run A:
==> flow/design.v (excerpt) <==
module uSFFT #(
    parameter BITWIDTH = 8,
    parameter BINPUT = 2
) (
    input wire iClk,
    input wire iRstN,
    input wire loadW,
    input wire iClr,
    input wire iAReal0,
    input wire iAImg0,
    input wire iAReal1,
    input wire iAImg1,
    input wire iBReal0,
    input wire iBImg0,
    input wire iBReal1,
    input wire iBImg1,
    input wire [BITWIDTH-1:0] iwReal,
    input wire [BITWIDTH-1:0] iwImg,
    output wire oCReal0,
    output wire oCImg0,
    output wire oCReal1,
    output wire oCImg1,
    output wire oDReal0,
    output wire oDImg0,
    output wire oDReal1,
    output wire oDImg1
);
==> flow/config.mk <==
export PLATFORM = sky130hd
export DESIGN_NAME = uSFFT
export DESIGN_NICKNAME = uSFFT
export VERILOG_FILES = /design/flow/design.v
export SDC_FILE = /design/flow/constraint.sdc
export NUM_CORES = 4
export LEC_CHECK = 0
export ABC_AREA = 1
export CAP_MARGIN = 5
export CELL_PAD_IN_SITES_DETAIL_PLACEMENT = 0
export CORE_MARGIN = 2
export CORE_UTILIZATION = 72
export CTS_CLUSTER_SIZE = 44
export GPL_ROUTABILITY_DRIVEN = 0
export SLEW_MARGIN = 20
export TNS_END_PERCENT = 90
==> flow/constraint.sdc <==
create_clock -name core_clock -period 1.68 [get_ports {iClk}]
set_input_delay 0.3360 -clock core_clock [delete_from_list [all_inputs] [get_ports {iClk}]]
set_output_delay 0.3360 -clock core_clock [all_outputs]
set_load 0.01 [all_outputs]
run.sh (not shown) runs the stock make flow with config.mk's settings and CLKGATE_MAP_FILE=.
The final report for run A shows a completed flow and a layout that fails verification, specifically setup timing.
What run B does differently from run A at the input level:
Settings: a deleted CTS_CLUSTER_SIZE that had been 44; a deleted TNS_END_PERCENT that had been 90; a deleted ABC_AREA that had been 1; a deleted CELL_PAD_IN_SITES_DETAIL_PLACEMENT that had been 0; a change of CAP_MARGIN from 5 to 20; a deleted GPL_ROUTABILITY_DRIVEN that had been 0; a change of the clock period (ns, I/O delays scaled along) from 1.68 to 3.24.
==> results <==
- Layout buffering overhead excluding clock cells, run A and run B: higher on run A
- The count of multi-input combinational gates of run B falls short of that of run A by 495.
- Run B: met2 demand-to-capacity share in global routing is 6.4 points lower than what run A reported.
- Against run A as the reference, run B delivers a lower cell area.
- Run B finished all stages; however, its layout fails the closing checks, the failures being hold timing.
- Power: run B draws less than run A
- Run A -> run B: wire length decreased by more than 10%
- | share of the final layout cell area in sequential cells | run B vs run A | 5.4 points higher |
- Run B: number of core rows is about 2.5% lower than what run A reported.
- The core utilization at floorplan of run B is higher than that of run A.
- Of the two values seen for type of the tightest min-delay check, in -> reg was produced by run A and in -> async by run B.
- Run B: first-pass GRT wire length is about 15% lower than what run A reported.
Here is what was changed in the inputs of run C compared with run B.
Settings: CORE_UTILIZATION now 40, was 72; SETUP_SLACK_MARGIN now -0.28, previously not set; the clock period (ns, I/O delays scaled along) now 3.03, was 3.24.
## What came out
Run C | status: complete | timing, DRC, antenna: pass. Going from run B to run C, total wirelength of the detailed-routed design now smaller, yosys stat chip area comparable, mux share of post-synthesis cell area comparable, power consumption now larger. In run C the global-route usage turned out 14 points lower than in run B.
### run C -> run D
Settings: swapping 40 for 72 in CORE_UTILIZATION; swapping -0.28 for 0.68 in SETUP_SLACK_MARGIN; putting PLACE_DENSITY at 0.35 where nothing was set; swapping 3.03 for 2.28 in the clock period (ns, I/O delays scaled along).
[summary]
[flow] run D | stages: complete | final checks: fail | reason: setup timing
Run D: later-pin clock latency in the skew report higher than run C
Run C → run D: number of standard cells in the final layout excluding fillers shrank by about 7%, fill cell total of the finished layout went down by 5,969.
Looking at setup slack across run C and run D, the one that comes out higher is run C.
Taking run D over run C, the first-pass GRT wire length ratio works out to 1.12.
Run D ended with more worst-case headroom to the max-slew limit than run C.
Looking at master of the slowest instance on the critical path, the sky130_fd_sc_hd__fa_2 result is from run D; the sky130_fd_sc_hd__dfrtp_1 one comes from run C.
Comparing run C and run D, the lower design area was measured on run C.
Run D ends up with a wire length per cell that is 52% higher than in run C.

* * *

uSFFT again, from the RTL that the note above started with.
clock: 1.68 ns
lec_check: 0
abc_area: 1
cap_margin: 5
cell_pad_in_sites_detail_placement: 0
core_margin: 2
core_utilization: 72
cts_cluster_size: 44
gpl_routability_driven: 0
setup_slack_margin: -0.12
slew_margin: 20
tns_end_percent: 90
The baseline produced a layout that fails on setup timing.
Edit:
--- a/flow/config.mk
+++ b/flow/config.mk
@@ -10,7 +10,11 @@
 export CELL_PAD_IN_SITES_DETAIL_PLACEMENT = 0
+export CORE_ASPECT_RATIO = 0.94
 export CORE_MARGIN = 2
 export CORE_UTILIZATION = 72
-export CTS_CLUSTER_SIZE = 44
+export CTS_CLUSTER_DIAMETER = 77
+export CTS_CLUSTER_SIZE = 72
 export GPL_ROUTABILITY_DRIVEN = 0
-export SETUP_SLACK_MARGIN = -0.12
+export HOLD_SLACK_MARGIN = 0.29
+export PLACE_DENSITY_LB_ADDON = 0.04
+export SETUP_SLACK_MARGIN = -0.17
 export SLEW_MARGIN = 20
After rerunning:
- The changed run completed, yet does not pass: setup timing
- total power went down by 15%
- maximum frequency is lower by 2.9%
- global-route usage drops by 2.4 points
- worst setup slack gets worse by 68 ps
- synthesized cell count stays the same
Edit:
==> flow/config.mk (replaced) <==
export PLATFORM = sky130hd
export DESIGN_NAME = uSFFT
export DESIGN_NICKNAME = uSFFT
export VERILOG_FILES = /design/flow/design.v
export SDC_FILE = /design/flow/constraint.sdc
export NUM_CORES = 4
export LEC_CHECK = 0
export ABC_AREA = 1
export CAP_MARGIN = 20
export CORE_MARGIN = 2
export CORE_UTILIZATION = 70
export CTS_CLUSTER_DIAMETER = 397
export CTS_CLUSTER_SIZE = 16
export SETUP_SLACK_MARGIN = -0.16
export SLEW_MARGIN = 20
The new run reached the layout checks and failed them: setup timing.
Design area goes up slightly.
Non-clock buffer count came out higher by 21.
Wire length is lower by a few percent.

* * *

## garnet
uSFFT again, from the RTL that the note above started with.
export LEC_CHECK = 0
export CAP_MARGIN = 20
export CORE_MARGIN = 2
export CORE_UTILIZATION = 65
export CTS_CLUSTER_SIZE = 41
export SETUP_SLACK_MARGIN = 0.79
export SLEW_MARGIN = 20
create_clock -name core_clock -period 3.13 [get_ports {iClk}]
Relative to garnet, the following input files were edited for delta:
Settings: swapping 65 for 40 in CORE_UTILIZATION; clearing SETUP_SLACK_MARGIN, which used to be 0.79; clearing CTS_CLUSTER_SIZE, which used to be 41; swapping 3.13 for 3.03 in the clock period (ns, I/O delays scaled along).
--- outcome ---
Between garnet and delta, the setup slack is higher for garnet.
Weighted congestion reported at the end of routability-driven placement (higher): garnet
Lower overall power after layout goes to garnet over delta.
Between garnet and delta, final cell count is lower for garnet, delta comes in above that.
[inputs] onyx vs delta
Settings: CORE_UTILIZATION changed from 40 to 16; the clock period (ns, I/O delays scaled along) changed from 3.03 to 5.32.
Findings:
- Measured against each other, delta and onyx differ in global-route total usage across every layer, the higher figure coming from delta.
- Wire length the detailed router placed on met1 is higher on delta
- delta fits on a die that is smaller than the die of onyx.
- Hold slack: onyx better than delta
- delta -> onyx: instance area after placement increased by a few percent
- Compared with delta, onyx shows a switching power as a share of total power that is 0.79 points higher.
- In onyx the count of clock-buffer cells in the layout turned out 7.0% higher than in delta.
- Diff delta -> onyx: pin count of the biggest net entering global routing increased by 55 relative to the old numbers; clock sink total closely matched the old numbers.
- Compared with delta, the router placed more vias in onyx.
Here is what was changed in the inputs of fjord compared with onyx.
Settings: CORE_UTILIZATION changed from 16 to 61; SETUP_SLACK_MARGIN newly set to 0.8; the clock period (ns, I/O delays scaled along) changed from 5.32 to 2.95.
Notes after the runs:
The buffer and inverter count on the worst path of fjord is higher than that of onyx.
Between fjord and onyx, it is fjord whose final period utilization is higher, by 26 points.
Note that the combinational power recorded for fjord amounts to 2.1 times the value seen in onyx.
Power: fjord draws more than onyx
[fjord] die height fell 48% relative to onyx
Inputs modified between fjord and maple:
Settings: SETUP_SLACK_MARGIN: 0.8 -> unset; CORE_UTILIZATION: 61 -> 66; the clock period (ns, I/O delays scaled along): 2.95 -> 2.08.
Results
In maple the implementation ran to completion but is not tape-out ready, as the final checks report setup timing.
The maximum cell stage delay along the critical path of fjord and that of maple are within noise of each other.
Comparing fjord and maple, share of total power in sequential cells is lower on maple.
Taking fjord over maple, the peak ir drop on the vdd network ratio works out to 0.58.
Setup changes, maple to tundra
Settings: changing CORE_UTILIZATION from 66 to 40; changing the clock period (ns, I/O delays scaled along) from 2.08 to 4.0.
==> comparison <==
Relative to maple, routed wire length decreased by 12% in tundra. tundra has more setup slack than maple. tundra: full flow OK, the timing, design-rule and antenna checks passed. Die width went up by more than a quarter going from maple to tundra. Portion of netlist area occupied by mux cells came out exactly the same in maple and tundra. Side by side, met3 wire length turned out lower in tundra than in maple.

* * *

Starting RTL as in the previous note.
export LEC_CHECK = 0
export ABC_AREA = 1
export CAP_MARGIN = 5
export CELL_PAD_IN_SITES_DETAIL_PLACEMENT = 0
export CORE_ASPECT_RATIO = 0.94
export CORE_MARGIN = 2
export CORE_UTILIZATION = 72
export CTS_CLUSTER_DIAMETER = 77
export CTS_CLUSTER_SIZE = 72
export GPL_ROUTABILITY_DRIVEN = 0
export SETUP_SLACK_MARGIN = -0.17
export SLEW_MARGIN = 20
export TNS_END_PERCENT = 90
create_clock -name core_clock -period 1.68 [get_ports {iClk}]
The baseline completed, yet does not pass: negative setup slack.
==> next run, changes <==
==> flow/config.mk (replaced) <==
export PLATFORM = sky130hd
export DESIGN_NAME = uSFFT
export DESIGN_NICKNAME = uSFFT
export VERILOG_FILES = /design/flow/design.v
export SDC_FILE = /design/flow/constraint.sdc
export NUM_CORES = 4
export LEC_CHECK = 0
export ABC_AREA = 1
export CAP_MARGIN = 20
export CORE_MARGIN = 2
export CORE_UTILIZATION = 72
export CTS_CLUSTER_SIZE = 98
export SETUP_SLACK_MARGIN = -0.16
export SLEW_MARGIN = 20
export TNS_END_PERCENT = 5
Effect:
- The changed run finished but failed the layout checks on negative setup slack
- power went up by 9.6%
- die area is about the same
- worst setup slack degrades by 4.4 ps
- clock power went up by 40%
- utilization went up by 1.5 points
- area after synthesis is unchanged
- synthesized cell count stays the same
- clock-buffer cell count grows by 53
- wire length fell by 0.39%
- register-to-register slack barely changes
- final area rises by 1.2%
==> next run, changes <==
--- a/flow/config.mk
+++ b/flow/config.mk
@@ -7,9 +7,12 @@
 export LEC_CHECK = 0
 export ABC_AREA = 1
-export CAP_MARGIN = 20
+export CAP_MARGIN = 5
+export CELL_PAD_IN_SITES_DETAIL_PLACEMENT = 0
 export CORE_MARGIN = 2
 export CORE_UTILIZATION = 72
-export CTS_CLUSTER_SIZE = 98
+export CTS_CLUSTER_SIZE = 44
+export GPL_ROUTABILITY_DRIVEN = 0
+export HOLD_SLACK_MARGIN = 0.29
 export SETUP_SLACK_MARGIN = -0.16
 export SLEW_MARGIN = 20
-export TNS_END_PERCENT = 5
+export TNS_END_PERCENT = 90
The new run finished but failed the layout checks on negative setup slack.
Register-to-register slack got worse by 70 ps.
Critical path depth climbs by 2.
Die area does not change.
Worst hold slack gains 190 ps.
Via count increases by 3.4%.
Fmax fell by 3.2%.
==> next run, changes <==
==> flow/config.mk (replaced) <==
export PLATFORM = sky130hd
export DESIGN_NAME = uSFFT
export DESIGN_NICKNAME = uSFFT
export VERILOG_FILES = /design/flow/design.v
export SDC_FILE = /design/flow/constraint.sdc
export NUM_CORES = 4
export LEC_CHECK = 0
export ABC_AREA = 1
export CAP_MARGIN = 20
export CORE_MARGIN = 2
export CORE_UTILIZATION = 70
export CTS_CLUSTER_SIZE = 16
export SETUP_SLACK_MARGIN = -0.15
export SLEW_MARGIN = 20
- The new run finished but fails on negative setup slack
- sequential cell count stays the same
- non-clock buffer count falls by 3
- sequential power is about the same
Power is estimated from default activity; no workload was simulated.
